File: design/flow/run.sh
#!/bin/bash
# the make line also repeats each setting of config.mk as NAME=value (left out here)
make -C /OpenROAD-flow-scripts/flow DESIGN_CONFIG=/design/flow/config.mk WORK_HOME=/design/flow/orfs CLKGATE_MAP_FILE= finish
File: design/flow/config.mk
export PLATFORM = sky130hd
export DESIGN_NAME = conv_engine
export DESIGN_NICKNAME = conv_engine
export VERILOG_FILES = /design/flow/design.v
export SDC_FILE = /design/flow/constraint.sdc
export NUM_CORES = 4
export LEC_CHECK = 0
export ABC_AREA = 1
export CAP_MARGIN = 20
export CORE_MARGIN = 2
export CORE_UTILIZATION = 72
export CTS_CLUSTER_SIZE = 76
export GPL_TIMING_DRIVEN = 1
export HOLD_SLACK_MARGIN = -0.05
export PLACE_DENSITY = 0.35
export SETUP_SLACK_MARGIN = -0.28
export SLEW_MARGIN = 40
export TNS_END_PERCENT = 70
File: design/flow/constraint.sdc
create_clock -name core_clock -period 5.33 [get_ports {clk}]
set_input_delay 1.0660 -clock core_clock [delete_from_list [all_inputs] [get_ports {clk}]]
set_output_delay 1.0660 -clock core_clock [all_outputs]
set_load 0.01 [all_outputs]
File: design/flow/design.v
module iterator(
	clk,
	reset,
	en_ctrl, 
	i, 
	j, 
	k,
	l,
	m, 
	n,
	en_sum,
	en_save,
	fin_r,
	in_row,
	in_col
);
	parameter [8-1:0] CONV_DIM_IMG    = 32;  
	parameter [8-1:0] CONV_DIM_OUT    = 32;  
	parameter [8-1:0] CONV_DIM_KERNEL = 5;   
	parameter [8-1:0] CONV_OUT_CH     = 32;  
	parameter [8-1:0] CONV_DIM_CH     = 3;
	parameter [8-1:0] STRIDE          = 1;
	parameter [8-1:0] PADDING         = 2;
	input clk;
	input en_ctrl;
	input reset;
	output en_sum;
	output en_save;
	output reg fin_r;
	output reg [8-1:0] i;
	output reg [8-1:0] j; 
	output reg [8-1:0] k; 
	output reg [8-1:0] m; 
	output reg [8-1:0] n; 
	output reg [8-1:0] l; 
	output signed [8-1:0]  in_row, in_col;
	reg fin, finish;
	wire cond;
	assign in_row = (STRIDE * j) + m - PADDING;
	assign in_col = (STRIDE * k) + n - PADDING;
	assign cond   = en_ctrl & ~fin_r;
	assign en_sum = (en_ctrl && (l < CONV_DIM_CH) && (in_row >= 8'd0 && in_col >= 8'd0 && in_row < CONV_DIM_IMG && in_col < CONV_DIM_IMG)) ? 1'b1 : 1'b0;
	assign en_save = (m > 8'd0 || n > 8'd0) ? 1'b0 : (j < 8'd2) ? 1'd1 : (l == 8'd0) ? 1'd1 : 1'b0; 
	always @(posedge clk) begin
		if(reset) begin
			fin <= 0;
			fin_r <= 0;
		end else begin
			fin <= finish;
			fin_r <= fin;
		end
	end
	always @(posedge clk) begin
		if(reset) begin
			i <= 0;
			j <= 0;
			k <= 0;
			l <= 0;
			m <= 0;
			n <= 0;
			finish <= 0;
		end else if(cond) begin
		    if(en_sum) begin
				l <= l + 8'd1;
			end else begin
				l <= 0;
				n <= n + 8'd1;
				if(n == (CONV_DIM_KERNEL-1)) begin
			    	n <= 8'b0;
			    	m <= m + 8'b1;
			    	if(m == (CONV_DIM_KERNEL-1)) begin
			    		m <= 0;
			       		k <= k + 8'b1;
			       		if(k == (CONV_DIM_OUT-1)) begin
			           		k <= 0;
			           		j <= j + 8'b1;
			           		if(j == (CONV_DIM_OUT-1)) begin
				           		j <= 0;
				           		i <= i + 8'b1;
				           		if(i == (CONV_OUT_CH-1)) begin
				            		i <= 0;
					          		finish <= 1;
				           		end
				   	    	end
			           	end
		           	end
			    end
			end
		end
	end
endmodule
module addr_generator(
    clk,
    reset,
    enable,
    en_save,
    i,
    j,
    k,
    l,
    m,
    n,
    s_addr,
    w_addr,
    b_addr,
    save_addr
);
    parameter [8-1:0] CONV_DIM_IMG    = 32;
	parameter [8-1:0] CONV_DIM_KERNEL = 5;
	parameter [8-1:0] CONV_DIM_CH     = 3;
    parameter [8-1:0] CONV_OUT_CH     = 32;
    parameter [8-1:0] CONV_DIM_OUT    = 32;
    parameter [8-1:0] STRIDE          = 1;
    parameter [8-1:0] PADDING         = 2;
    parameter [8-1:0] KSIZE           = 4;
    input clk;
    input reset;
    input enable;
    input en_save;
    input [8-1:0] i;
    input [8-1:0] j;
    input [8-1:0] k;
    input [8-1:0] m;
    input [8-1:0] n;
    input [8-1:0] l;
    output reg [16-1:0] s_addr;
    output reg [16-1:0] w_addr;
    output reg [16-1:0] save_addr;
    output reg [16-1:0] b_addr;
    always @(posedge clk) begin
        if(reset) begin
            s_addr <= 0;
            w_addr <= 0;
            b_addr <= 0;
        end else if(enable) begin
            s_addr <= (((((STRIDE * j) + m - PADDING) * CONV_DIM_IMG) + ((STRIDE * k) + n - PADDING)) * CONV_DIM_CH) + l;
            w_addr <= (i * CONV_DIM_CH * CONV_DIM_KERNEL * CONV_DIM_KERNEL) + (((m * CONV_DIM_KERNEL) + (n)) * CONV_DIM_CH) + l;
            b_addr <= i;
        end
    end
    reg [7:0] i_r, j_r, k_r;
    reg [7:0] i_r1, j_r1, k_r1;
    always @(posedge clk) begin
        if (reset) begin
            i_r <= 0;
            j_r <= 0;
            k_r <= 0;
            i_r1 <= 0;
            j_r1 <= 0;
            k_r1 <= 0;
        end else begin
            i_r  <= i;
            i_r1 <= i_r;
            j_r <= j;
            j_r1 <= j_r;
            k_r <= k;
            k_r1 <= k_r;
        end
    end
    always @(posedge clk) begin
        if (reset) begin
            save_addr <= 0;
        end else if(en_save) begin
            if (j == 0 && k == 0) begin
                save_addr <= i_r1 + (((j_r1 * CONV_DIM_OUT) + (k_r1)) * CONV_OUT_CH);
            end else begin
                save_addr <= i + (((j * CONV_DIM_OUT) + (k[KSIZE:0]-1'b1)) * CONV_OUT_CH);
            end
        end
    end
endmodule  
module conv_ctrl(
    clk,
    reset,
    en_ctrl,
    s_addr,
    w_addr,
    b_addr,
    save_addr,
    en_sum,
    en_save,
    en_write,
    s_convout,
    en_sat,
    en_mac,
    en_mult_r,
    finish
);
    parameter [8-1:0] CONV_DIM_IMG    = 32;
    parameter [8-1:0] CONV_DIM_OUT    = 32;    
    parameter [8-1:0] CONV_DIM_KERNEL = 5;     
    parameter [8-1:0] CONV_DIM_CH     = 3;    
    parameter [8-1:0] CONV_OUT_CH     = 32;   
    parameter [8-1:0] STRIDE          = 1;    
    parameter [8-1:0] PADDING         = 2;    
    parameter [8-1:0] KSIZE           = 4;
    localparam [2:0] START     = 0;
    localparam [2:0] ITERATING = 1;
    localparam [2:0] SAVE      = 2;
    localparam [2:0] END       = 3;
    input clk;
    input reset;
    input en_ctrl;
    output [16-1:0] s_addr;
    output [16-1:0] w_addr;
    output [16-1:0] save_addr;
    output [16-1:0] b_addr;
    output finish;
    output en_sum, en_save;
    output en_mult_r;
    output reg en_write, en_mac, en_sat, s_convout;
    wire [8-1:0] i, j, k, l, m, n;
    wire signed [8-1:0] in_row, in_col;
    reg en_read;
    assign en_mult_r = (k >= 8'd2 || j == 8'd2) ? 1'b1 
                     : (k == 8'd1 || j == 8'd1) ? 1'b0 
                     : (m > 8'd0  || n > 8'd0) ? 1'b0 : 1'b1; 
    always @(posedge clk) begin
        if (reset) begin
            en_read   <= 1'b0;
            en_write  <= 1'b0;
            s_convout <= 1'b0;
            en_mac    <= 1'b0; 
            en_sat    <= 1'b0;
        end else if (en_ctrl) begin
            en_read   <= en_sum;
            en_mac    <= en_read;
            s_convout <= en_save;
            en_sat    <= en_save;
            en_write  <= en_sat;
        end
    end
    iterator #(
        .CONV_DIM_IMG(CONV_DIM_IMG),
        .CONV_DIM_OUT(CONV_DIM_OUT),
        .CONV_DIM_KERNEL(CONV_DIM_KERNEL),
        .CONV_OUT_CH(CONV_OUT_CH),
        .CONV_DIM_CH(CONV_DIM_CH),
        .STRIDE(STRIDE),
        .PADDING(PADDING)
    ) iter (
        .clk(clk),
        .reset(reset),
        .en_ctrl(en_ctrl),
        .i(i),
        .j(j),
        .k(k),
        .l(l),
        .m(m),
        .n(n),
        .en_sum(en_sum),
        .en_save(en_save),    
        .fin_r(finish),
        .in_row(in_row),
        .in_col(in_col)
    );
    addr_generator #(
        .CONV_DIM_IMG(CONV_DIM_IMG),
        .CONV_DIM_KERNEL(CONV_DIM_KERNEL),
        .CONV_DIM_CH(CONV_DIM_CH),
        .CONV_DIM_OUT(CONV_DIM_OUT),
        .CONV_OUT_CH(CONV_OUT_CH),
        .STRIDE(STRIDE),
        .PADDING(PADDING),
        .KSIZE(KSIZE)
    ) address_generator (
        .clk(clk),
        .reset(reset),
        .enable(en_sum),
        .en_save(s_convout),
        .i(i),
        .j(j),
        .k(k),
        .l(l),
        .m(m),
        .n(n),
        .s_addr(s_addr),
        .w_addr(w_addr),
        .b_addr(b_addr),
        .save_addr(save_addr)
    );
endmodule
module sig_altmult_accum
(
	input [7:0] dataa,
	input [7:0] datab,
	input clk, aclr, clken, sload,
	output signed [17:0] adder_out
);
	reg	signed [17:0] old_result;
	reg signed [17:0] accum_out;
	wire signed [17:0] multa;
	reg sload_reg;
	assign multa = $signed(dataa) * $signed(datab);
	always @ (accum_out, sload_reg)
	begin
		if (sload_reg)
			old_result <= 0;
		else
			old_result <= accum_out;
	end
	assign adder_out = accum_out;
	always @ (posedge clk)
	begin
		if (aclr)
		begin
			sload_reg <= 0;
			accum_out <= 0;
		end
		else if (clken)
		begin
			sload_reg <= sload;
			accum_out <= old_result + multa;
		end
	end
endmodule
module convolve(
    clk,
    reset,
    clken,
    s_convout,
    en_sat,
    en_mult_r,
    bias,
    signal,
    weight,
    convout
);
    parameter BIAS_SHIFT = 6;
    parameter OUT_SHIFT  = 9;
    input  clk, reset, clken, s_convout, en_sat, en_mult_r;
    input  [7:0] signal, weight;
    input  [7:0] bias;
    output wire signed [7:0] convout;
    wire signed [17:0] adder_out;
    reg signed  [17:0] conv_temp;
    sig_altmult_accum mac(
        .clk(clk),
        .aclr(reset | s_convout),
        .clken(clken),
        .sload(s_convout),
        .dataa(signal),
        .datab(weight),
        .adder_out(adder_out)
    );
    reg signed [17:0] multa_r;
    always @(posedge clk) begin
        if(reset) begin
            multa_r <= 18'b0;
        end else if(en_mult_r) begin
            if (clken && s_convout) begin
                multa_r <= $signed(signal) * $signed(weight);
            end
        end else begin
            multa_r <= 18'b0;
        end
    end
    always @(posedge clk) begin
        if(reset) begin
            conv_temp <= 18'b0;
        end else if(en_sat) begin
            conv_temp <= (adder_out + multa_r + ($signed(bias) <<< BIAS_SHIFT)) >>> OUT_SHIFT;
        end
    end
    assign convout = (conv_temp >  18'sd127) ?  8'd127  :
                     (conv_temp < -18'sd128) ? -8'd128  : conv_temp[7:0];
endmodule
module conv_engine(
    input         clk,
    input         reset,
    input         en_ctrl,
    output [15:0] s_addr,
    output [15:0] w_addr,
    output [15:0] b_addr,
    input  [7:0]  signal,
    input  [7:0]  weight,
    input  [7:0]  bias,
    output [15:0] save_addr,
    output [7:0]  convout,
    output        en_write,
    output        finish
);
    wire s_convout, en_save, en_sum;
    wire en_mac, en_sat, en_mult_r;
    conv_ctrl groundctrl (
        .clk(clk),
        .reset(reset),
        .en_ctrl(en_ctrl),
        .s_addr(s_addr),
        .w_addr(w_addr),
        .b_addr(b_addr),
        .save_addr(save_addr),
        .en_sum(en_sum),
        .en_save(en_save),
        .en_write(en_write),
        .s_convout(s_convout),
        .en_sat(en_sat),
        .en_mac(en_mac),
        .en_mult_r(en_mult_r),
        .finish(finish)
    );
    convolve conv (
        .clk(clk),
        .reset(reset),
        .clken(en_mac),
        .s_convout(en_write),
        .en_sat(en_sat),
        .en_mult_r(en_mult_r),
        .bias(bias),
        .signal(signal),
        .weight(weight),
        .convout(convout)
    );
endmodule
==> flow_summary.toml, run 1 <==
# implementation run metrics
[drt]
detailed_router_s_first_iteration_violation_count = 2263
residual_drc = 0
via_count = 18600
antennaDiodeCount = 0
ant_nets = 0
post_drt_wl_per_cell_um = 20.0
routed_via_density = 6.21
drt_pass1_iterations = 6
route.final.wire_length_um = 59800

[power]
clock_net_power_mw = 1.45
internal_power_mw = 4.53
power.clock.fraction_pct = 18.0
sequentialPowerShare_pct = 19.2
cellPowerDensity_nw_per_um2 = 365
group_drawing_the_most_power = "combinational logic"
p_sw_share_pct = 43.8
pg_comb_mw = 5.06
total_leakage_power_nw = 11.0
power_switching_mw = 3.53
peakVddDrop_mv = 0.432
power.combinational.fraction_pct = 62.8
powerSeq_mw = 1.55

[min_path]
hold-path-cell-count = 2
hold_path_class = "reg2reg"
min_delay_worst_endpoint = "groundctrl.address_generator.k_r1[3]$_SDFF_PP0_"
min-delay-start = "groundctrl.address_generator.k_r[3]$_SDFF_PP0_"

[setup_path]
cp-startpoint = "groundctrl.iter.i[5]$_SDFFE_PP0P_"
worst-endpoint-arrival_ns = 7.23
crit_type = "reg2reg"
crit_chain = "inv_1, ha_1, inv_1, a21oi_1, o21ai_2, xor2_1, ha_1, ha_1, inv_1, nor2_1, nor2_1, xor2_1, buf_4, fa_1, fa_1, inv_1, ha_1, ha_2, nand2_1, nor2_2, nand3_1, o2111ai_1, xnor2_1, a21oi_1"
crit_path_max_incr_delay_ns = 0.70
crit_required_ns = 5.66
timing.critical_path.slowest_stage_cell = "a21oi_1"
cp.depth = 24
worst_setup_path_start_kind = "flip-flop"
worst_r2r_path_depth = 24
cp.buffers_inverters = 5
critical_path.endpoint_type = "flip-flop"
reg2reg_to = "groundctrl.address_generator.w_addr[14]$_SDFFE_PP0P_"
r2r_slack_ns = -1.57
cp-endpoint = "groundctrl.address_generator.w_addr[14]$_SDFFE_PP0P_"
worstReg2RegStart = "groundctrl.iter.i[5]$_SDFFE_PP0P_"
timing.critical_path.fanout_max = 5
cpLargestDelayFamily = "adder cells"

[yosys]
synthArstFlopShare_pct = 0
ys_chip_area_um2 = 18200
synth.avg_cell_area_um2 = 7.54
synth-edff-count = 0
synth_seq_share_pct = 21.9
synth.cellmix.xorXnorShare_pct = 6.47
synthMuxAreaShare_pct = 0
synth-main-ff-cell = "dfxtp_1"
synth_simple_gate_area_share_pct = 18.0
synth.cells.most_frequent = "inv_1 (475), nand2_1 (362), ha_1 (231)"
synthTopCellsByArea = "dfxtp_1 (22%), ha_1 (16%), fa_1 (13%), inv_1 (9.8%), nand2_1 (7.5%)"
synth.cell_area_um2 = 18200
synth_flop_count = 199
yosys_warnings = 5
most_common_cell = "inv_1"
synth_compound_gate_area_share_pct = 12.7
post_synth_num_cell_types = 53
synthTopLogicFamily = "adder cells"
synth.largest_area_cell = "dfxtp_1"
synth-adder-area-share_pct = 28.9
synthCells = 2417
top_cell_area_share_pct = 21.9
ys_cells = 2417

[timing]
setup_ws_ns = -1.57
setup_repair_after_global_routing_missed_its_margin = "true"
setup_viol_count_final = 19
clock_skew_ns = 0.0246
max_slew.worst_pin.slew_ns = 1.00
finalCritPeriodShare_pct = 129
finalSetupTns_ns = -11.79
timing.slew.headroom_pct = 32.8
max_clock_freq_ghz = 0.145
hold_ws_ns = 0.406
finalCriticalPeriod_ns = 6.90
final_hold_viol_count = 0
timing.final.max_slew_violations = 0

[die]
io-pin-count = 101
fp_util_pct = 72.8
chip_area_um2 = 26600
fp.dieW_um = 163
floorplan.die.height_um = 163
core_um2 = 25000
row_count = 58

[global_routing]
combined_global_route_utilization_of_all_metal_layers_pct = 38.8
grt_start_max_net_pins = 99
grt-ovfl-total = 0
grt_pass1_wl_um = 82800
first_global_vias = 17800
grt_antenna_before_repair = 1

[place]
post_dp_cell_area_um2 = 20700
dpl.hpwl_um = 37600
dpl_worst_slack_ns = -1.29
portBuffers = 92
gpl.final_weighted_congestion = 0.986

[finish]
final.fill_count = 1235
design_area_um2 = 22100
final_nets = 3025
area_growth_syn_to_layout_pct = 21.1
seqCellArea_um2 = 4000
combGateArea_um2 = 12900

[flow_run]
maxCapViolations = 0
warning_count = 45

[clocking]
cts-htree-levels = 4
ctsLongestPathBuffers = 2
cts_made_buffers = 17
worst_setup_hold_path_clk_slew_ns = 0.09
clkLatencyLatePin_ns = 0.49
clock_sink_count = 199
clk_root_buffer_cell = "clkbuf_16"
cts_hold_buffers = 0
tritoncts_clock_tree = "done"

[run_status]
check-failures = "negative setup slack"
result_of_the_run = "complete, but fails checks"
[layer usage]
metal,track usage (%),wire [um],share of wire (%)
met1,43.1,20500,34
met3,5.61,5400,9.0
met5,0,11,0.018
met4,22.2,5350,9.0
met2,70.8,28500,48
[metrics by stage]
stage | utilization [%] | total power, mW | std cells
2_1_floorplan | - | 4.18 | 2424
3_3_place_gp | 82.6 | 5.67 | 2939
3_5_place_dp | 82.6 | 5.83 | 2939
4_1_cts | 85.8 | 7.41 | 2981
5_1_grt | 88.2 | 8.48 | 2991
6_report | 88.2 | 8.06 | 2991
[layout make-up]
cell class                      count  area share, %
Sequential cell                   199           18.1
Clock buffer                       18           1.99
Multi-Input combinational cell   1664           58.4
Timing Repair Buffer              284           10.5
Clock inverter                     14          0.873
Inverter                          482           8.23
Tap cell                          330           1.87
[timing repair]
action                                  in CTS  in global routing
pin swaps                                   36                 97
endpoints found under the setup margin      16                 19
endpoints found under the hold margin        0                  0
gates resized                               83                143
buffers inserted                            11                 17
==> inputs of run 2 (changes only) <==
CORE_UTILIZATION = 70   (was 72)
CTS_CLUSTER_SIZE = default   (was 76)
GPL_TIMING_DRIVEN = default   (was 1)
HOLD_SLACK_MARGIN = default   (was -0.05)
PLACE_DENSITY = default   (was 0.35)
SETUP_SLACK_MARGIN = 1.4   (was -0.28)
SLEW_MARGIN = 20   (was 40)
TNS_END_PERCENT = default   (was 70)
clock period = 5.41 ns   (was 5.33 ns; I/O delays follow)
==> run 2 against run 1 <==
- the run now fails in global routing (5_1_grt)
- synthesized area did not move
- synthesized cell count did not move
- die area rose by 2.8%
==> flow_summary.toml, run 2 <==
# physical design summary
[die]
fp.dieW_um = 165
io-pin-count = 101
chip_area_um2 = 27300
floorplan.die.height_um = 165
fp_util_pct = 70.5
core_um2 = 25800
row_count = 59

[yosys]
synth_simple_gate_area_share_pct = 18.0
ys_cells = 2417
synth.cells.most_frequent = "inv_1 (475), nand2_1 (362), ha_1 (231)"
ys_chip_area_um2 = 18200
synthCells = 2417
synthMuxAreaShare_pct = 0
synth-edff-count = 0
most_common_cell = "inv_1"
synth_seq_share_pct = 21.9
synth.avg_cell_area_um2 = 7.54
post_synth_num_cell_types = 53
synth.cellmix.xorXnorShare_pct = 6.47
synth-adder-area-share_pct = 28.9
synth_flop_count = 199
synthTopLogicFamily = "adder cells"
synthTopCellsByArea = "dfxtp_1 (22%), ha_1 (16%), fa_1 (13%), inv_1 (9.8%), nand2_1 (7.5%)"
synth.largest_area_cell = "dfxtp_1"
yosys_warnings = 5
synth_compound_gate_area_share_pct = 12.7
synth.cell_area_um2 = 18200
top_cell_area_share_pct = 21.9
synthArstFlopShare_pct = 0
synth-main-ff-cell = "dfxtp_1"

[clocking]
clock_sink_count = 199
ctsLongestPathBuffers = 2
cts_made_buffers = 17
clk_root_buffer_cell = "clkbuf_16"
cts-htree-levels = 4

[run_status]
result_of_the_run = "did not finish"
last-stage-reached = "global routing (5_1_grt)"
error = "[ERROR GRT-0232] Routing congestion too high. Check the congestion heatmap in the GUI."

[place]
gpl.final_weighted_congestion = 0.911
portBuffers = 92
post_dp_cell_area_um2 = 21000
dpl_worst_slack_ns = -1.17
dpl.hpwl_um = 35300

[global_routing]
grt-ovfl-total = 180
combined_global_route_utilization_of_all_metal_layers_pct = 78.6
[run 2: stage by stage]
stage | total power, mW | std cells | util [%]
floorplan | 4.35 | 2424 | -
global placement | 5.71 | 2885 | 81.3
detailed placement | 5.83 | 2885 | 81.3
CTS | 8.08 | 3006 | 89.9
[run 2: what timing repair did]
action / 4_1_cts
setup buffers: 89
endpoints found under the hold margin: 0
setup endpoints to repair: 47
gates resized: 275
hold buffers: 0
pin swaps: 171
gates cloned: 0
[run 2: per-layer routing]
metal	GRT overflow	GRT usage, %
met5	0	16.5
met2	95	95.7
met4	80	84.2
met1	2	78.4
met3	3	61.2
==> inputs of run 3 (changes only) <==
ABC_AREA = default   (was 1)
CORE_UTILIZATION = 58   (was 70)
SETUP_SLACK_MARGIN = 1.92   (was 1.4)
clock period = 6.98 ns   (was 5.41 ns; I/O delays follow)
==> run 3 against run 2 <==
- the run now finishes clean
- synthesized area is 3.6% lower
- synthesized cell count is 15% lower
- die area is 16% higher
==> flow_summary.toml, run 3 <==
# implementation run metrics
[run_status]
result_of_the_run = "timing/DRC/antenna clean"

[yosys]
synth-adder-area-share_pct = 30.1
synthTopLogicFamily = "adder cells"
synthArstFlopShare_pct = 0
synthCells = 2049
synthTopCellsByArea = "dfxtp_1 (23%), ha_1 (16%), fa_1 (14%), inv_1 (5.6%), xnor2_1 (5.2%)"
synth-main-ff-cell = "dfxtp_1"
synth-edff-count = 0
most_common_cell = "inv_1"
post_synth_num_cell_types = 77
synth.avg_cell_area_um2 = 8.57
synth_simple_gate_area_share_pct = 16.8
top_cell_area_share_pct = 22.7
synth.largest_area_cell = "dfxtp_1"
synth.cellmix.xorXnorShare_pct = 7.39
synth_compound_gate_area_share_pct = 13.8
synth.cell_area_um2 = 17600
synthMuxAreaShare_pct = 1.67
synth_flop_count = 199
ys_cells = 2049
yosys_warnings = 5
synth_seq_share_pct = 22.7
synth.cells.most_frequent = "inv_1 (261), ha_1 (231), dfxtp_1 (199)"
ys_chip_area_um2 = 17600

[power]
clock_net_power_mw = 1.04
total_leakage_power_nw = 9.58
pg_comb_mw = 3.58
sequentialPowerShare_pct = 20.0
power_switching_mw = 2.26
power.combinational.fraction_pct = 62.0
power.clock.fraction_pct = 18.0
powerSeq_mw = 1.16
internal_power_mw = 3.53
p_sw_share_pct = 39.0
group_drawing_the_most_power = "combinational logic"
peakVddDrop_mv = 0.269
cellPowerDensity_nw_per_um2 = 265

[global_routing]
grt-ovfl-total = 0
grt_antenna_before_repair = 0
grt_pass1_wl_um = 70200
first_global_vias = 14100
combined_global_route_utilization_of_all_metal_layers_pct = 27.7
grt_start_max_net_pins = 87

[flow_run]
maxCapViolations = 0
warning_count = 45

[place]
post_dp_cell_area_um2 = 19600
portBuffers = 92
dpl.hpwl_um = 31800
gpl.final_weighted_congestion = 0.902

[die]
floorplan.die.height_um = 178
fp.dieW_um = 178
core_um2 = 29700
io-pin-count = 101
row_count = 63
chip_area_um2 = 31700
fp_util_pct = 59.1

[setup_path]
crit_required_ns = 7.35
r2r_slack_ns = 1.38
cp-endpoint = "conv.mac.accum_out[17]$_SDFFE_PP0P_"
crit_type = "in2reg"
worst-endpoint-arrival_ns = 6.55
cp.buffers_inverters = 9
reg2reg_to = "groundctrl.address_generator.w_addr[14]$_SDFFE_PP0P_"
critical_path.most_common_cell = "inv_2"
worst_setup_path_start_kind = "input pin"
timing.critical_path.slowest_stage_cell = "fa_1"
timing.critical_path.fanout_max = 4
cp.depth = 27
worstReg2RegStart = "groundctrl.iter.m[2]$_SDFFE_PP0P_"
crit_path_max_incr_delay_ns = 0.49
cp-startpoint = "weight[1]"
worst_r2r_path_depth = 21
critical_path.endpoint_type = "flip-flop"
cpLargestDelayFamily = "adder cells"

[clocking]
clkLatencyLatePin_ns = 0.47
tritoncts_clock_tree = "done"
cts_made_buffers = 17
clk_root_buffer_cell = "clkbuf_16"
ctsLongestPathBuffers = 2
clock_sink_count = 199
cts-htree-levels = 4
worst_setup_hold_path_clk_slew_ns = 0.08

[drt]
routed_via_density = 5.54
ant_nets = 0
antennaDiodeCount = 0
detailed_router_s_first_iteration_violation_count = 703
drt_pass1_iterations = 5
route.final.wire_length_um = 43100
post_drt_wl_per_cell_um = 16.3
via_count = 14600
residual_drc = 0

[timing]
timing.slew.headroom_pct = 35.5
finalSetupTns_ns = 0
setup_repair_after_global_routing_missed_its_margin = "true"
max_slew.worst_pin.slew_ns = 0.959
clock_skew_ns = 0.0111
setup_viol_count_final = 0
hold_ws_ns = 0.439
timing.final.max_slew_violations = 0
finalCritPeriodShare_pct = 88.6
final_hold_viol_count = 0
finalCriticalPeriod_ns = 6.18
max_clock_freq_ghz = 0.162

[finish]
combGateArea_um2 = 13700
final_util_pct = 73.3
final.fill_count = 2242
design_area_um2 = 21800
area_growth_syn_to_layout_pct = 24.1
seqCellArea_um2 = 4020
final_nets = 2611

[min_path]
hold-path-cell-count = 1
min_delay_worst_endpoint = "groundctrl.address_generator.j_r1[3]$_SDFF_PP0_"
min-delay-start = "groundctrl.address_generator.j_r[3]$_SDFF_PP0_"
hold_path_class = "reg2reg"
[run 3: metrics by stage]
| step | worst slack (ns) | instances | total power, mW |
|---|---|---|---|
| global route | 0.630 | 2637 | 6.15 |
| CTS | 0.888 | 2622 | 5.40 |
| global placement | -0.203 | 2540 | 3.76 |
| finish | 0.796 | 2637 | 5.78 |
| floorplan | 0.638 | 2056 | 2.86 |
| detailed placement | -0.310 | 2540 | 3.81 |
[run 3: final cells by class]
class,instances,share of cell area (%)
Clock buffer,17,1.95
Multi-Input combinational cell,1526,62.7
Sequential cell,199,18.4
Clock inverter,15,0.873
Tap cell,390,2.24
Inverter,262,4.57
Timing Repair Buffer,228,9.26
[run 3: metal layers]
| layer | track usage, % | part of all wire (%) |
|---|---|---|
| met1 | 39.9 | 48 |
| met2 | 43.1 | 46 |
| met5 | 0 | 0 |
| met4 | 7.34 | 1.5 |
| met3 | 4.43 | 4.9 |
[run 3: repair_timing]
item | in CTS | in global routing
gates resized | 248 | 68
pin swaps | 114 | 69
setup endpoints to repair | 36 | 31
setup buffers | 50 | 15
hold buffers | 0 | 0
==> inputs of run 4 (changes only) <==
ABC_AREA = 0   (was default)
CAP_MARGIN = 15   (was 20)
CORE_UTILIZATION = 72   (was 58)
CTS_CLUSTER_DIAMETER = 93   (was default)
CTS_CLUSTER_SIZE = 33   (was default)
GPL_TIMING_DRIVEN = 1   (was default)
HOLD_SLACK_MARGIN = -0.05   (was default)
PLACE_DENSITY = 0.66   (was default)
SETUP_SLACK_MARGIN = -0.31   (was 1.92)
SLEW_MARGIN = 10   (was 20)
TNS_END_PERCENT = 5   (was default)
clock period = 5.64 ns   (was 6.98 ns; I/O delays follow)
==> run 4 against run 3 <==
- the layout now fails its checks (negative setup slack)
- global-route usage is 9.9 points higher
- synthesized cell count unchanged
- non-clock buffer count increased by 63
- die area is 19% lower
- wire length up 18%
- critical path type unchanged
==> flow_summary.toml, run 4 <==
# implementation run metrics
[yosys]
synth.cellmix.xorXnorShare_pct = 7.39
synth_seq_share_pct = 22.7
synth.avg_cell_area_um2 = 8.57
synth_flop_count = 199
ys_cells = 2049
synthCells = 2049
ys_chip_area_um2 = 17600
synth.cell_area_um2 = 17600
post_synth_num_cell_types = 77
synth_compound_gate_area_share_pct = 13.8
synth-edff-count = 0
synthTopCellsByArea = "dfxtp_1 (23%), ha_1 (16%), fa_1 (14%), inv_1 (5.6%), xnor2_1 (5.2%)"
synth_simple_gate_area_share_pct = 16.8
synth-adder-area-share_pct = 30.1
most_common_cell = "inv_1"
synth-main-ff-cell = "dfxtp_1"
synthMuxAreaShare_pct = 1.67
synth.cells.most_frequent = "inv_1 (261), ha_1 (231), dfxtp_1 (199)"
yosys_warnings = 5
top_cell_area_share_pct = 22.7
synthArstFlopShare_pct = 0
synthTopLogicFamily = "adder cells"
synth.largest_area_cell = "dfxtp_1"

[drt]
drt_pass1_iterations = 7
routed_via_density = 6.07
residual_drc = 0
route.final.wire_length_um = 50800
antennaDiodeCount = 0
via_count = 16000
detailed_router_s_first_iteration_violation_count = 1181
ant_nets = 0
post_drt_wl_per_cell_um = 19.3

[timing]
max_slew.worst_pin.slew_ns = 1.01
final_hold_viol_count = 0
clock_skew_ns = 0.0218
max_clock_freq_ghz = 0.164
setup_viol_count_final = 12
setup_ws_ns = -0.451
finalCritPeriodShare_pct = 108
timing.slew.headroom_pct = 32.4
finalCriticalPeriod_ns = 6.09
timing.final.max_slew_violations = 0
setup_repair_after_global_routing_missed_its_margin = "true"

[min_path]
hold-path-cell-count = 1
min-delay-start = "groundctrl.address_generator.k_r[3]$_SDFF_PP0_"
min_delay_worst_endpoint = "groundctrl.address_generator.k_r1[3]$_SDFF_PP0_"
hold_path_class = "reg2reg"

[setup_path]
worstReg2RegStart = "groundctrl.iter.i[1]$_SDFFE_PP0P_"
worst_setup_path_start_kind = "input pin"
cp.buffers_inverters = 5
cpLargestDelayFamily = "AND-OR/OR-AND gates"
worst_r2r_path_depth = 25
r2r_slack_ns = -0.18
cp.depth = 26
cp-endpoint = "conv.mac.accum_out[17]$_SDFFE_PP0P_"
worst-endpoint-arrival_ns = 6.43
critical_path.most_common_cell = "inv_1"
reg2reg_to = "groundctrl.address_generator.w_addr[11]$_SDFFE_PP0P_"
crit_path_max_incr_delay_ns = 0.50
crit_required_ns = 5.98
critical_path.endpoint_type = "flip-flop"
crit_type = "in2reg"
timing.critical_path.slowest_stage_cell = "fa_1"
cp-startpoint = "signal[4]"
timing.critical_path.fanout_max = 7

[global_routing]
grt_start_max_net_pins = 85
grt_antenna_before_repair = 0
grt_pass1_wl_um = 77800
grt-ovfl-total = 0
combined_global_route_utilization_of_all_metal_layers_pct = 37.6
first_global_vias = 16400

[power]
pg_comb_mw = 4.21
peakVddDrop_mv = 0.314
sequentialPowerShare_pct = 20.7
clock_net_power_mw = 1.28
total_leakage_power_nw = 9.72
cellPowerDensity_nw_per_um2 = 327
power.combinational.fraction_pct = 60.8
power.clock.fraction_pct = 18.5
internal_power_mw = 4.07
powerSeq_mw = 1.43
p_sw_share_pct = 41.2
group_drawing_the_most_power = "combinational logic"
power_switching_mw = 2.85

[clocking]
cts-htree-levels = 4
worst_setup_hold_path_clk_slew_ns = 0.08
ctsLongestPathBuffers = 2
cts_made_buffers = 17
clk_root_buffer_cell = "clkbuf_16"
clkLatencyLatePin_ns = 0.46
cts_hold_buffers = 0
clock_sink_count = 199
tritoncts_clock_tree = "done"

[flow_run]
maxCapViolations = 0
warning_count = 45

[place]
portBuffers = 92
dpl_worst_slack_ns = -1.45
place_inst = 2596
gpl.final_weighted_congestion = 0.998
dpl.hpwl_um = 36300

[finish]
final_nets = 2674
post_layout_nonfiller_instances = 2634
area_growth_syn_to_layout_pct = 20.7
final_util_pct = 88.0

[die]
floorplan.die.height_um = 160
fp_util_pct = 72.9
io-pin-count = 101
row_count = 57
core_um2 = 24100
fp.dieW_um = 160
chip_area_um2 = 25700

[run_status]
result_of_the_run = "complete, but fails checks"
check-failures = "negative setup slack"
## run 4: what timing repair did
item / CTS / global route
resized: 74 / 121
pin swaps: 27 / 69
endpoints found under the setup margin: 10 / 14
buffers inserted: 4 / 6
## run 4: cell type report
type | instances | area [um2]
Fill cell | 1262 | 2900
Tap cell | 324 | 405
Clock buffer | 18 | 439
Sequential cell | 199 | 3990
Clock inverter | 14 | 151
Multi-Input combinational cell | 1526 | 12800
Inverter | 262 | 990
Timing Repair Buffer | 291 | 2420
## run 4: through the flow
step                instance area [um2]  total power [mW]  TNS [ns]  hold slack, ns
global route                      21200              7.19     -6.07           0.453
detailed placement                20100              4.85    -12.97           0.421
CTS                               20900              6.33     -3.31           0.439
finish                            21200              6.93     -2.58           0.440
global placement                  20100              4.72    -10.62           0.416
floorplan                         17700              3.51     -1.15           0.414
## run 4: layer usage
| metal | vias to the layer above | part of all wire [%] | track usage, % |
|---|---|---|---|
| li1 | 7331 | - | - |
| met3 | 301 | 5.7 | 4.52 |
| met5 | - | 0 | 0 |
| met4 | 0 | 7.7 | 24.9 |
| met2 | 718 | 50 | 68.1 |
| met1 | 7628 | 36 | 41.3 |
==> inputs of run 5 (changes only) <==
ABC_AREA = default   (was 0)
CAP_MARGIN = 20   (was 15)
CELL_PAD_IN_SITES_GLOBAL_PLACEMENT = 1   (was default)
CORE_UTILIZATION = 26   (was 72)
CTS_CLUSTER_DIAMETER = 364   (was 93)
CTS_CLUSTER_SIZE = default   (was 33)
GPL_ROUTABILITY_DRIVEN = 0   (was default)
GPL_TIMING_DRIVEN = default   (was 1)
HOLD_SLACK_MARGIN = default   (was -0.05)
MAX_ROUTING_LAYER = met4   (was default)
MIN_ROUTING_LAYER = met2   (was default)
PLACE_DENSITY = default   (was 0.66)
PLACE_DENSITY_LB_ADDON = 0.3   (was default)
SETUP_SLACK_MARGIN = default   (was -0.31)
TNS_END_PERCENT = 95   (was 5)
clock period = 10.0 ns   (was 5.64 ns; I/O delays follow)
==> run 5 against run 4 <==
- fails the layout checks on design-rule violations
- worst setup slack better by 1.9 ns
- combinational power is 67% lower
- hold slack worse by 0.0064 ns
- critical path type unchanged
- critical endpoint unchanged
- largest power group unchanged
==> flow_summary.toml, run 5 <==
# implementation run metrics
[place]
portBuffers = 92
place_inst = 2962
dpl.hpwl_um = 35600

[power]
total_leakage_power_nw = 8.70
power_switching_mw = 1.20
power.clock.fraction_pct = 25.3
power.combinational.fraction_pct = 47.3
powerSeq_mw = 0.810
clock_net_power_mw = 0.751
pg_comb_mw = 1.40
peakVddDrop_mv = 0.113
cellPowerDensity_nw_per_um2 = 148
p_sw_share_pct = 40.5
group_drawing_the_most_power = "combinational logic"
internal_power_mw = 1.76
sequentialPowerShare_pct = 27.3

[yosys]
synthArstFlopShare_pct = 0
synth-edff-count = 0
synth_seq_share_pct = 22.7
synthTopCellsByArea = "dfxtp_1 (23%), ha_1 (16%), fa_1 (14%), inv_1 (5.6%), xnor2_1 (5.2%)"
synthTopLogicFamily = "adder cells"
synth_compound_gate_area_share_pct = 13.8
synthCells = 2049
ys_chip_area_um2 = 17600
ys_cells = 2049
synth.largest_area_cell = "dfxtp_1"
synth-adder-area-share_pct = 30.1
synth.cell_area_um2 = 17600
top_cell_area_share_pct = 22.7
most_common_cell = "inv_1"
synthMuxAreaShare_pct = 1.67
synth.cells.most_frequent = "inv_1 (261), ha_1 (231), dfxtp_1 (199)"
synth_simple_gate_area_share_pct = 16.8
synth.avg_cell_area_um2 = 8.57
yosys_warnings = 5
post_synth_num_cell_types = 77
synth-main-ff-cell = "dfxtp_1"
synth_flop_count = 199
synth.cellmix.xorXnorShare_pct = 7.39

[flow_run]
maxCapViolations = 0
warning_count = 40

[setup_path]
worstReg2RegStart = "groundctrl.iter.i[0]$_SDFFE_PP0P_"
cp-endpoint = "conv.mac.accum_out[17]$_SDFFE_PP0P_"
crit_chain = "clkdlybuf4s50_1, nand2_1, fa_1, fa_1, fa_1, fa_1, inv_1, ha_1, a21o_1, a21oi_1, o21bai_1, a21oi_1, o21ai_0, a21oi_1, xnor2_1, ha_1, nand2_1, a2111oi_0, o31ai_1, o311ai_0, a21oi_1, a31o_2"
worst-endpoint-arrival_ns = 8.95
critical_path.endpoint_type = "flip-flop"
cp-startpoint = "weight[4]"
crit_path_max_incr_delay_ns = 0.70
worst_setup_path_start_kind = "input pin"
cpLargestDelayFamily = "AND-OR/OR-AND gates"
cp.depth = 22
crit_type = "in2reg"
reg2reg_to = "groundctrl.address_generator.w_addr[15]$_SDFFE_PP0P_"
worst_r2r_path_depth = 24
timing.critical_path.slowest_stage_cell = "a2111oi_0"
r2r_slack_ns = 2.94
timing.critical_path.fanout_max = 8
crit_required_ns = 10.40
cp.buffers_inverters = 2

[drt]
ant_nets = 0
post_drt_wl_per_cell_um = 15.4
residual_drc = 2
drt_pass1_iterations = 52
detailed_router_s_first_iteration_violation_count = 2188
route.final.wire_length_um = 46300
routed_via_density = 6.38
via_count = 19200

[die]
row_count = 95
fp_util_pct = 26.2
chip_area_um2 = 69700
io-pin-count = 101
fp.dieW_um = 264
core_um2 = 67000
floorplan.die.height_um = 264

[finish]
final.fill_count = 7211
area_growth_syn_to_layout_pct = 13.7
final_nets = 2485
post_layout_nonfiller_instances = 3004

[timing]
finalCritPeriodShare_pct = 85.5
final_hold_viol_count = 0
max_slew.worst_pin.slew_ns = 0.987
timing.slew.headroom_pct = 33.7
finalSetupTns_ns = 0
setup_repair_after_global_routing_missed_its_margin = "false"
setup_viol_count_final = 0
finalCriticalPeriod_ns = 8.55
timing.final.max_slew_violations = 0
max_clock_freq_ghz = 0.117
clock_skew_ns = 0.0219

[clocking]
cts_made_buffers = 17
ctsLongestPathBuffers = 2
worst_setup_hold_path_clk_slew_ns = 0.08
clkLatencyLatePin_ns = 0.51
clock_sink_count = 199
tritoncts_clock_tree = "done"
cts-htree-levels = 4
cts_hold_buffers = 0
post_cts_buffers = 0
resized_gates_after_cts = 0
clk_root_buffer_cell = "clkbuf_16"

[global_routing]
grt-ovfl-total = 0
grt_antenna_before_repair = 2
grt_pass1_wl_um = 74200
grt_start_max_net_pins = 82
first_global_vias = 21100
combined_global_route_utilization_of_all_metal_layers_pct = 21.2

[min_path]
min-delay-start = "groundctrl.address_generator.i_r[1]$_SDFF_PP0_"
min_delay_worst_endpoint = "groundctrl.address_generator.i_r1[1]$_SDFF_PP0_"
hold-path-cell-count = 1
hold_path_class = "reg2reg"

[run_status]
result_of_the_run = "complete, but fails checks"
check-failures = "design-rule violations"
## run 5: layout make-up
class | instances | area [um2] | share of cell area (%)
Timing Repair Buffer | 102 | 993 | 4.97
Clock buffer | 19 | 453 | 2.27
Inverter | 262 | 983 | 4.92
Multi-Input combinational cell | 1526 | 12300 | 61.5
Clock inverter | 13 | 155 | 0.777
Antenna cell | 10 | 25.0 | 0.125
Tap cell | 873 | 1090 | 5.47
Sequential cell | 199 | 3980 | 19.9
## run 5: metal layers
layer,vias to the layer above,global-route usage [%],wire length [um],share of wire (%)
met1,7169,-,0,0
met3,236,28.5,19000,41
met2,4862,23.8,25400,55
met5,-,-,0,0
li1,6911,-,-,-
met4,0,3.61,1930,4.2
## run 5: per-stage QoR
step                      power, mW  util (%)  cell area (um2)  hold WS [ns]  setup slack [ns]
after floorplan                1.90         -            17600         0.414              2.65
after global placement         2.22      28.9            19300         0.418              1.47
after detailed placement       2.22      28.9            19300         0.421              1.19
after CTS                      2.98      29.8            19900         0.431              1.70
after global routing           3.21      29.8            20000         0.455              1.12
final                          2.96      29.8            20000         0.433              1.45
==> inputs of run 6 (changes only) <==
CELL_PAD_IN_SITES_GLOBAL_PLACEMENT = default   (was 1)
CORE_UTILIZATION = 40   (was 26)
CTS_CLUSTER_DIAMETER = default   (was 364)
GPL_ROUTABILITY_DRIVEN = default   (was 0)
MAX_ROUTING_LAYER = default   (was met4)
MIN_ROUTING_LAYER = default   (was met2)
PLACE_DENSITY_LB_ADDON = default   (was 0.3)
SETUP_SLACK_MARGIN = 0.83   (was default)
SLEW_MARGIN = 20   (was 10)
TNS_END_PERCENT = default   (was 95)
clock period = 8.44 ns   (was 10.0 ns; I/O delays follow)
==> run 6 against run 5 <==
- the run now finishes clean
- count of clock-buffer cells in the layout is 2 higher
- clock power is 11% higher
- sequential power is 19% higher
- via count is 29% lower
- flip-flop count stayed put
- total power is 18% higher
- highest routed layer unchanged
==> flow_summary.toml, run 6 <==
# implementation run metrics
[clocking]
clock_sink_count = 199
tritoncts_clock_tree = "done"
cts-htree-levels = 4
clk_root_buffer_cell = "clkbuf_16"
clkLatencyLatePin_ns = 0.46
cts_made_buffers = 17
ctsLongestPathBuffers = 2
cts_hold_buffers = 0
worst_setup_hold_path_clk_slew_ns = 0.08

[setup_path]
cp.buffers_inverters = 2
worst_r2r_path_depth = 24
cp.depth = 22
cp-startpoint = "signal[0]"
critical_path.endpoint_type = "flip-flop"
timing.critical_path.fanout_max = 8
crit_path_max_incr_delay_ns = 0.54
cp-endpoint = "conv.mac.accum_out[17]$_SDFFE_PP0P_"
reg2reg_to = "groundctrl.address_generator.w_addr[15]$_SDFFE_PP0P_"
worst-endpoint-arrival_ns = 7.65
r2r_slack_ns = 1.49
crit_chain = "clkdlybuf4s50_1, nand2b_1, fa_1, fa_1, fa_1, fa_1, inv_1, ha_1, a21oi_2, o21bai_1, a21oi_1, o21ai_1, a211o_1, a21oi_1, xnor2_1, ha_1, or3_1, o31ai_4, a21oi_1, o21ai_1, a21oi_1, a31o_2"
worstReg2RegStart = "groundctrl.iter.i[0]$_SDFFE_PP0P_"
timing.critical_path.slowest_stage_cell = "fa_1"
crit_type = "in2reg"
worst_setup_path_start_kind = "input pin"
cpLargestDelayFamily = "adder cells"
crit_required_ns = 8.80

[timing]
setup_repair_after_global_routing_missed_its_margin = "false"
clock_skew_ns = 0.0159
finalSetupTns_ns = 0
hold_ws_ns = 0.435
timing.slew.headroom_pct = 37.2
finalCriticalPeriod_ns = 7.29
final_hold_viol_count = 0
max_clock_freq_ghz = 0.137
timing.final.max_slew_violations = 0
max_slew.worst_pin.slew_ns = 0.934
finalCritPeriodShare_pct = 86.4
setup_viol_count_final = 0

[yosys]
post_synth_num_cell_types = 77
synthMuxAreaShare_pct = 1.67
top_cell_area_share_pct = 22.7
ys_chip_area_um2 = 17600
synth.avg_cell_area_um2 = 8.57
yosys_warnings = 5
synth_simple_gate_area_share_pct = 16.8
synth-adder-area-share_pct = 30.1
synthArstFlopShare_pct = 0
ys_cells = 2049
synth.cell_area_um2 = 17600
synth-edff-count = 0
most_common_cell = "inv_1"
synth_flop_count = 199
synthCells = 2049
synth.cells.most_frequent = "inv_1 (261), ha_1 (231), dfxtp_1 (199)"
synth_compound_gate_area_share_pct = 13.8
synth_seq_share_pct = 22.7
synth.cellmix.xorXnorShare_pct = 7.39
synthTopLogicFamily = "adder cells"
synthTopCellsByArea = "dfxtp_1 (23%), ha_1 (16%), fa_1 (14%), inv_1 (5.6%), xnor2_1 (5.2%)"
synth.largest_area_cell = "dfxtp_1"
synth-main-ff-cell = "dfxtp_1"

[run_status]
result_of_the_run = "timing/DRC/antenna clean"

[die]
chip_area_um2 = 45600
io-pin-count = 101
floorplan.die.height_um = 214
fp_util_pct = 40.7
row_count = 76
fp.dieW_um = 214
core_um2 = 43200

[finish]
design_area_um2 = 19700
final.fill_count = 4336
seqCellArea_um2 = 3980
combGateArea_um2 = 12400
area_growth_syn_to_layout_pct = 11.9
final_nets = 2486

[global_routing]
grt_antenna_before_repair = 0
combined_global_route_utilization_of_all_metal_layers_pct = 18.5
grt_pass1_wl_um = 67800
grt-ovfl-total = 0
first_global_vias = 13600
grt_start_max_net_pins = 76

[drt]
residual_drc = 0
routed_via_density = 5.07
detailed_router_s_first_iteration_violation_count = 691
post_drt_wl_per_cell_um = 15.1
ant_nets = 0
antennaDiodeCount = 0
route.final.wire_length_um = 40800
via_count = 13700
drt_pass1_iterations = 5

[power]
total_leakage_power_nw = 8.81
cellPowerDensity_nw_per_um2 = 178
p_sw_share_pct = 38.9
group_drawing_the_most_power = "combinational logic"
power.clock.fraction_pct = 23.8
power_switching_mw = 1.36
internal_power_mw = 2.13
power.combinational.fraction_pct = 48.7
peakVddDrop_mv = 0.131
powerSeq_mw = 0.960
power_mw = 3.49
pg_comb_mw = 1.70
sequentialPowerShare_pct = 27.5
clock_net_power_mw = 0.831

[min_path]
min_delay_worst_endpoint = "groundctrl.address_generator.i_r1[1]$_SDFF_PP0_"
hold-path-cell-count = 1
hold_path_class = "reg2reg"
min-delay-start = "groundctrl.address_generator.i_r[1]$_SDFF_PP0_"

[place]
portBuffers = 92
post_dp_cell_area_um2 = 19000
dpl.hpwl_um = 32300
gpl.final_weighted_congestion = 0.859

[flow_run]
maxCapViolations = 0
warning_count = 40
## run 6: repair_timing
action	4_1_cts	5_1_grt
resized	4	23
pin swaps	0	2
setup buffers	0	2
endpoints found under the setup margin	2	3
## run 6: stage by stage
| step | util (%) | setup WS, ns | instances |
|---|---|---|---|
| after detailed placement | 43.9 | 0.0161 | 2673 |
| after global routing | 45.5 | 0.837 | 2705 |
| after CTS | 45.3 | 0.835 | 2703 |
| after floorplan | - | 1.41 | 2056 |
| after global placement | 43.9 | 0.331 | 2673 |
| final | 45.5 | 1.15 | 2705 |
## run 6: final cells by class
| cell class | instances | area share [%] |
|---|---|---|
| Multi-Input combinational cell | 1526 | 62.9 |
| Sequential cell | 199 | 20.3 |
| Timing Repair Buffer | 103 | 5.25 |
| Inverter | 262 | 5.00 |
| Tap cell | 585 | 3.72 |
| Clock buffer | 21 | 2.29 |
| Clock inverter | 9 | 0.605 |
## run 6: routing by layer
layer | track usage (%) | share of wire (%) | wire [um] | up-vias
li1 | - | - | - | 6959
met1 | 26.1 | 50 | 20200 | 6525
met2 | 29.5 | 45 | 18500 | 202
met3 | 3.18 | 3.6 | 1490 | 24
met4 | 4.36 | 1.2 | 494 | 0
met5 | 0 | 0 | 0 | -
==> inputs of run 7 (changes only) <==
CORE_UTILIZATION = 70   (was 40)
SETUP_SLACK_MARGIN = default   (was 0.83)
clock period = 5.87 ns   (was 8.44 ns; I/O delays follow)
==> run 7 against run 6 <==
- now fails the layout checks on negative setup slack
- wire length rose by 18%
- clock skew rose by 0.0084 ns
- highest routed layer unchanged
- synthesized area did not move
- core utilization rose by 40 points
- worst setup slack got worse by 1.5 ns
- total power rose by 96%
==> flow_summary.toml, run 7 <==
# implementation run metrics
[setup_path]
worst-endpoint-arrival_ns = 6.53
cp.buffers_inverters = 1
crit_required_ns = 6.22
timing.critical_path.fanout_max = 5
worst_r2r_path_depth = 25
cp-startpoint = "weight[0]"
critical_path.endpoint_type = "flip-flop"
worst_setup_path_start_kind = "input pin"
worstReg2RegStart = "groundctrl.iter.i[1]$_SDFFE_PP0P_"
crit_path_max_incr_delay_ns = 0.46
cp.depth = 23
r2r_slack_ns = 0.10
critical_path.most_common_cell = "ha_1"
timing.critical_path.slowest_stage_cell = "fa_1"
reg2reg_to = "groundctrl.address_generator.w_addr[15]$_SDFFE_PP0P_"
crit_chain = "buf_4, and2_1, ha_1, fa_1, ha_1, fa_1, ha_2, fa_2, a21o_1, a21oi_4, o21bai_1, a21oi_2, o21ai_2, a21oi_2, xnor2_1, ha_1, nand2_2, a2111oi_4, o31ai_4, a21oi_1, o21ai_2, a41o_1, a31o_2"
cpLargestDelayFamily = "adder cells"
crit_type = "in2reg"
cp-endpoint = "conv.mac.accum_out[17]$_SDFFE_PP0P_"

[min_path]
hold-path-cell-count = 1
min-delay-start = "groundctrl.address_generator.k_r[3]$_SDFF_PP0_"
hold_path_class = "reg2reg"
min_delay_worst_endpoint = "groundctrl.address_generator.k_r1[3]$_SDFF_PP0_"

[clocking]
clk_root_buffer_cell = "clkbuf_16"
clock_sink_count = 199
cts-htree-levels = 4
cts_made_buffers = 17
tritoncts_clock_tree = "done"
clkLatencyLatePin_ns = 0.46
ctsLongestPathBuffers = 2
worst_setup_hold_path_clk_slew_ns = 0.09

[die]
fp_util_pct = 71.8
io-pin-count = 101
core_um2 = 24500
fp.dieW_um = 162
floorplan.die.height_um = 162
chip_area_um2 = 26400
row_count = 57

[timing]
clock_skew_ns = 0.0243
setup_ws_ns = -0.307
timing.final.max_slew_violations = 0
setup_repair_after_global_routing_missed_its_margin = "true"
finalCritPeriodShare_pct = 105
max_slew.worst_pin.slew_ns = 0.980
finalCriticalPeriod_ns = 6.18
timing.slew.headroom_pct = 34.2
max_clock_freq_ghz = 0.162
final_hold_viol_count = 0
setup_viol_count_final = 3

[drt]
route.final.wire_length_um = 48200
ant_nets = 0
post_drt_wl_per_cell_um = 18.7
detailed_router_s_first_iteration_violation_count = 1052
routed_via_density = 6.02
residual_drc = 0
antennaDiodeCount = 0
via_count = 15500
drt_pass1_iterations = 5

[global_routing]
grt_antenna_before_repair = 0
grt_start_max_net_pins = 52
grt_pass1_wl_um = 75600
combined_global_route_utilization_of_all_metal_layers_pct = 35.9
grt-ovfl-total = 0
first_global_vias = 15800

[power]
internal_power_mw = 4.04
pg_comb_mw = 4.24
total_leakage_power_nw = 9.50
clock_net_power_mw = 1.22
power.clock.fraction_pct = 17.9
powerSeq_mw = 1.38
power.combinational.fraction_pct = 62.0
p_sw_share_pct = 40.9
group_drawing_the_most_power = "combinational logic"
power_mw = 6.84
cellPowerDensity_nw_per_um2 = 326
peakVddDrop_mv = 0.331
power_switching_mw = 2.80
sequentialPowerShare_pct = 20.1

[yosys]
synth.largest_area_cell = "dfxtp_1"
post_synth_num_cell_types = 77
synth_seq_share_pct = 22.7
synthTopLogicFamily = "adder cells"
synthArstFlopShare_pct = 0
most_common_cell = "inv_1"
synth_simple_gate_area_share_pct = 16.8
synth_flop_count = 199
synth.cells.most_frequent = "inv_1 (261), ha_1 (231), dfxtp_1 (199)"
ys_chip_area_um2 = 17600
synth-edff-count = 0
synthMuxAreaShare_pct = 1.67
synth-main-ff-cell = "dfxtp_1"
synthCells = 2049
synth_compound_gate_area_share_pct = 13.8
top_cell_area_share_pct = 22.7
synth.avg_cell_area_um2 = 8.57
yosys_warnings = 5
synth-adder-area-share_pct = 30.1
synthTopCellsByArea = "dfxtp_1 (23%), ha_1 (16%), fa_1 (14%), inv_1 (5.6%), xnor2_1 (5.2%)"
ys_cells = 2049
synth.cell_area_um2 = 17600
synth.cellmix.xorXnorShare_pct = 7.39

[finish]
final.fill_count = 1389
post_layout_nonfiller_instances = 2581
final_nets = 2621
area_growth_syn_to_layout_pct = 19.6

[run_status]
check-failures = "negative setup slack"
result_of_the_run = "complete, but fails checks"

[place]
place_inst = 2528
portBuffers = 92
dpl.hpwl_um = 34900
gpl.final_weighted_congestion = 0.911

[flow_run]
maxCapViolations = 0
warning_count = 45
==> run 7: metal layers <==
metal  vias up  wire length (um)  share of wire [%]  global-route usage [%]
met5         -                 0                  0                       0
met4         0              3070                6.4                    21.8
met3       216              2770                5.7                    5.09
met2       617             24800                 52                    65.7
met1      7482             17500                 36                    39.4
li1       7228                 -                  -                       -
==> run 7: cell type report <==
class                   count  area, um2  area share, %
flip-flops and latches    199       3990           19.0
inverters                 262        987           4.70
clock buffers              17        425           2.03
clock inverters            15        179          0.852
well taps                 324        405           1.93
multi-input cells        1526      13000           61.8
repair buffers            238       2030           9.66
==> run 7: per-stage QoR <==
stage	util (%)	instance area, um2	setup TNS (ns)	hold slack (ns)	setup slack [ns]
global placement	80.2	19600	-7.62	0.415	-1.11
finish	85.9	21000	-0.663	0.439	-0.307
floorplan	-	17700	-0.513	0.414	-0.250
detailed placement	80.2	19600	-9.18	0.421	-1.20
global route	85.9	21000	-1.78	0.456	-0.521
CTS	84.5	20700	-0.126	0.437	-0.0607
==> run 7: timing repair <==
item / in CTS / in global routing
pin swaps: 69 / 31
cloned: 0 / 0
buffers inserted: 17 / 5
endpoints found under the setup margin: 13 / 13
gates resized: 158 / 65
hold buffers: 0 / 0
==> inputs of run 8 (changes only) <==
CORE_UTILIZATION = 72   (was 70)
CTS_CLUSTER_DIAMETER = 359   (was default)
CTS_CLUSTER_SIZE = 37   (was default)
HOLD_SLACK_MARGIN = 0.29   (was default)
SETUP_SLACK_MARGIN = -0.38   (was default)
clock period = 6.05 ns   (was 5.87 ns; I/O delays follow)
==> run 8 against run 7 <==
- still fails the layout checks on negative setup slack
- register-to-register slack got worse by 0.12 ns
- core utilization down 2.2 points
- design area shrank 4.0%
- sequential power is 3% lower
- sequential share of layout area is 0.75 points higher
- clock power fell by 5%
- global-route usage down 1.1 points
==> flow_summary.toml, run 8 <==
# implementation run metrics
[yosys]
ys_chip_area_um2 = 17600
synth.cell_area_um2 = 17600
ys_cells = 2049
synth_compound_gate_area_share_pct = 13.8
synth.cells.most_frequent = "inv_1 (261), ha_1 (231), dfxtp_1 (199)"
synthTopLogicFamily = "adder cells"
synth_simple_gate_area_share_pct = 16.8
synth-adder-area-share_pct = 30.1
synthMuxAreaShare_pct = 1.67
synth-main-ff-cell = "dfxtp_1"
post_synth_num_cell_types = 77
most_common_cell = "inv_1"
synth_flop_count = 199
synthCells = 2049
synthArstFlopShare_pct = 0
top_cell_area_share_pct = 22.7
synth_seq_share_pct = 22.7
synthTopCellsByArea = "dfxtp_1 (23%), ha_1 (16%), fa_1 (14%), inv_1 (5.6%), xnor2_1 (5.2%)"
yosys_warnings = 5
synth.avg_cell_area_um2 = 8.57
synth-edff-count = 0
synth.cellmix.xorXnorShare_pct = 7.39
synth.largest_area_cell = "dfxtp_1"

[global_routing]
first_global_vias = 15400
grt_pass1_wl_um = 72600
grt-ovfl-total = 0
grt_start_max_net_pins = 70
grt_antenna_before_repair = 0
combined_global_route_utilization_of_all_metal_layers_pct = 34.8

[place]
dpl.hpwl_um = 34300
post_dp_cell_area_um2 = 19400
gpl.final_weighted_congestion = 0.924
portBuffers = 92

[clocking]
cts_made_buffers = 17
ctsLongestPathBuffers = 2
cts-htree-levels = 4
clkLatencyLatePin_ns = 0.45
clock_sink_count = 199
clk_root_buffer_cell = "clkbuf_16"
cts_hold_buffers = 0
worst_setup_hold_path_clk_slew_ns = 0.07
tritoncts_clock_tree = "done"

[timing]
final_hold_viol_count = 0
timing.final.max_slew_violations = 0
setup_ws_ns = -0.254
setup_viol_count_final = 6
finalCriticalPeriod_ns = 6.30
setup_repair_after_global_routing_missed_its_margin = "true"
finalSetupTns_ns = -0.737
hold_ws_ns = 0.437
finalCritPeriodShare_pct = 104
clock_skew_ns = 0.0196
timing.slew.headroom_pct = 35.4
max_slew.worst_pin.slew_ns = 0.961
max_clock_freq_ghz = 0.159

[setup_path]
critical_path.endpoint_type = "flip-flop"
crit_chain = "buf_2, nand2_1, fa_2, fa_1, fa_1, fa_1, inv_1, ha_1, a21o_1, a21oi_2, o21bai_1, a21oi_2, xnor2_1, buf_4, ha_1, nand4_1, a2111oi_4, o31ai_4, o311ai_2, a21oi_2, a31o_2"
crit_required_ns = 6.38
cp.depth = 21
cpLargestDelayFamily = "adder cells"
cp.buffers_inverters = 3
timing.critical_path.slowest_stage_cell = "fa_1"
crit_type = "in2reg"
reg2reg_to = "groundctrl.address_generator.w_addr[13]$_SDFFE_PP0P_"
worst_setup_path_start_kind = "input pin"
timing.critical_path.fanout_max = 6
cp-endpoint = "conv.mac.accum_out[17]$_SDFFE_PP0P_"
cp-startpoint = "signal[2]"
r2r_slack_ns = -0.02
crit_path_max_incr_delay_ns = 0.55
worst_r2r_path_depth = 25
worstReg2RegStart = "groundctrl.iter.i[1]$_SDFFE_PP0P_"
worst-endpoint-arrival_ns = 6.63

[power]
total_leakage_power_nw = 9.26
pg_comb_mw = 3.51
cellPowerDensity_nw_per_um2 = 298
internal_power_mw = 3.64
p_sw_share_pct = 39.4
power.combinational.fraction_pct = 58.4
power_mw = 6.01
peakVddDrop_mv = 0.345
sequentialPowerShare_pct = 22.2
clock_net_power_mw = 1.16
power_switching_mw = 2.37
power.clock.fraction_pct = 19.3
powerSeq_mw = 1.34
group_drawing_the_most_power = "combinational logic"

[min_path]
hold-path-cell-count = 1
hold_path_class = "reg2reg"
min-delay-start = "groundctrl.address_generator.k_r[5]$_SDFF_PP0_"
min_delay_worst_endpoint = "groundctrl.address_generator.k_r1[5]$_SDFF_PP0_"

[finish]
area_growth_syn_to_layout_pct = 14.8
final_util_pct = 83.7
design_area_um2 = 20200
final_nets = 2593

[run_status]
check-failures = "negative setup slack"
result_of_the_run = "complete, but fails checks"

[drt]
antennaDiodeCount = 0
drt_pass1_iterations = 6
detailed_router_s_first_iteration_violation_count = 990
via_count = 15000
ant_nets = 0
route.final.wire_length_um = 44200
post_drt_wl_per_cell_um = 17.3
routed_via_density = 5.88
residual_drc = 0

[die]
core_um2 = 24100
fp_util_pct = 72.9
chip_area_um2 = 25700
fp.dieW_um = 160
floorplan.die.height_um = 160
io-pin-count = 101
row_count = 57

[flow_run]
maxCapViolations = 0
warning_count = 43
## run 8: cell type report
cell class | instances | area, um2
fillers | 1539 | 3940
multi-input cells | 1526 | 12500
inverters | 262 | 983
clock buffers | 17 | 425
repair buffers | 210 | 1730
well taps | 324 | 405
clock inverters | 14 | 163
flip-flops and latches | 199 | 3980
## run 8: what timing repair did
item	in CTS	in global routing
endpoints found under the setup margin	5	7
pin swaps	30	31
gates resized	48	50
setup buffers	7	5
endpoints found under the hold margin	0	0
## run 8: stage by stage
step | setup slack [ns] | std cells
2_1_floorplan | -0.362 | 2056
3_3_place_gp | -1.17 | 2511
3_5_place_dp | -1.33 | 2511
4_1_cts | -0.379 | 2547
5_1_grt | -0.448 | 2552
6_report | -0.254 | 2552
## run 8: routing by layer
metal / vias to the layer above / global-route usage [%] / wire [um]
met4: 0 / 17.6 / 2300
li1: 7186 / - / -
met2: 445 / 64.6 / 23100
met1: 7231 / 39.1 / 17400
met3: 155 / 4.62 / 1530
met5: - / 0 / 0
==> inputs of run 9 (changes only) <==
ABC_AREA = 1   (was default)
CORE_ASPECT_RATIO = 0.5   (was default)
CORE_UTILIZATION = 68   (was 72)
CTS_CLUSTER_DIAMETER = 356   (was 359)
CTS_CLUSTER_SIZE = 97   (was 37)
HOLD_SLACK_MARGIN = default   (was 0.29)
PLACE_DENSITY = 0.35   (was default)
SETUP_SLACK_MARGIN = 1.04   (was -0.38)
TNS_END_PERCENT = 15   (was default)
clock period = 4.63 ns   (was 6.05 ns; I/O delays follow)
==> run 9 against run 8 <==
- the run now fails in global routing (5_1_grt)
- synthesized cell count up 18%
- synthesized area increased by 3.8%
- die area grew 9.9%
==> flow_summary.toml, run 9 <==
# physical design summary
[run_status]
result_of_the_run = "did not finish"
last-stage-reached = "global routing (5_1_grt)"

[die]
row_count = 42
chip_area_um2 = 28200
io-pin-count = 101
core_um2 = 26400
fp.dieW_um = 236
fp_util_pct = 69.1
floorplan.die.height_um = 120

[yosys]
synthTopCellsByArea = "dfxtp_1 (22%), ha_1 (16%), fa_1 (13%), inv_1 (9.8%), nand2_1 (7.5%)"
synthTopLogicFamily = "adder cells"
synth.cells.most_frequent = "inv_1 (475), nand2_1 (362), ha_1 (231)"
synth-adder-area-share_pct = 28.9
most_common_cell = "inv_1"
synth_compound_gate_area_share_pct = 12.7
ys_cells = 2417
synth_seq_share_pct = 21.9
synth.cellmix.xorXnorShare_pct = 6.47
synth_flop_count = 199
synth-main-ff-cell = "dfxtp_1"
synthMuxAreaShare_pct = 0
synth.largest_area_cell = "dfxtp_1"
synth-edff-count = 0
yosys_warnings = 5
post_synth_num_cell_types = 53
synthCells = 2417
top_cell_area_share_pct = 21.9
synth_simple_gate_area_share_pct = 18.0
ys_chip_area_um2 = 18200
synth.avg_cell_area_um2 = 7.54
synthArstFlopShare_pct = 0
synth.cell_area_um2 = 18200

[clocking]
clock_sink_count = 199
clk_root_buffer_cell = "clkbuf_16"
ctsLongestPathBuffers = 2
cts-htree-levels = 4
cts_made_buffers = 17
cts_hold_buffers = 0

[place]
portBuffers = 92
dpl_worst_slack_ns = -1.90
dpl.hpwl_um = 35200
post_dp_cell_area_um2 = 21500
gpl.final_weighted_congestion = 0.935
==> run 9: what timing repair did <==
| action | 4_1_cts |
|---|---|
| buffers inserted | 34 |
| pin swaps | 135 |
| setup endpoints to repair | 51 |
| gates resized | 254 |
==> run 9: per-stage QoR <==
| step | hold WS, ns | util, % | power [mW] | setup TNS (ns) | cells |
|---|---|---|---|---|---|
| after global placement | 0.389 | 81.7 | 6.63 | -33.44 | 3072 |
| after floorplan | 0.388 | - | 4.85 | -12.15 | 2424 |
| after detailed placement | 0.393 | 81.7 | 6.74 | -36.28 | 3072 |
| after CTS | 0.404 | 88.3 | 9.48 | -12.01 | 3138 |
No activity file was given, so power comes from the tool's default toggle rates.
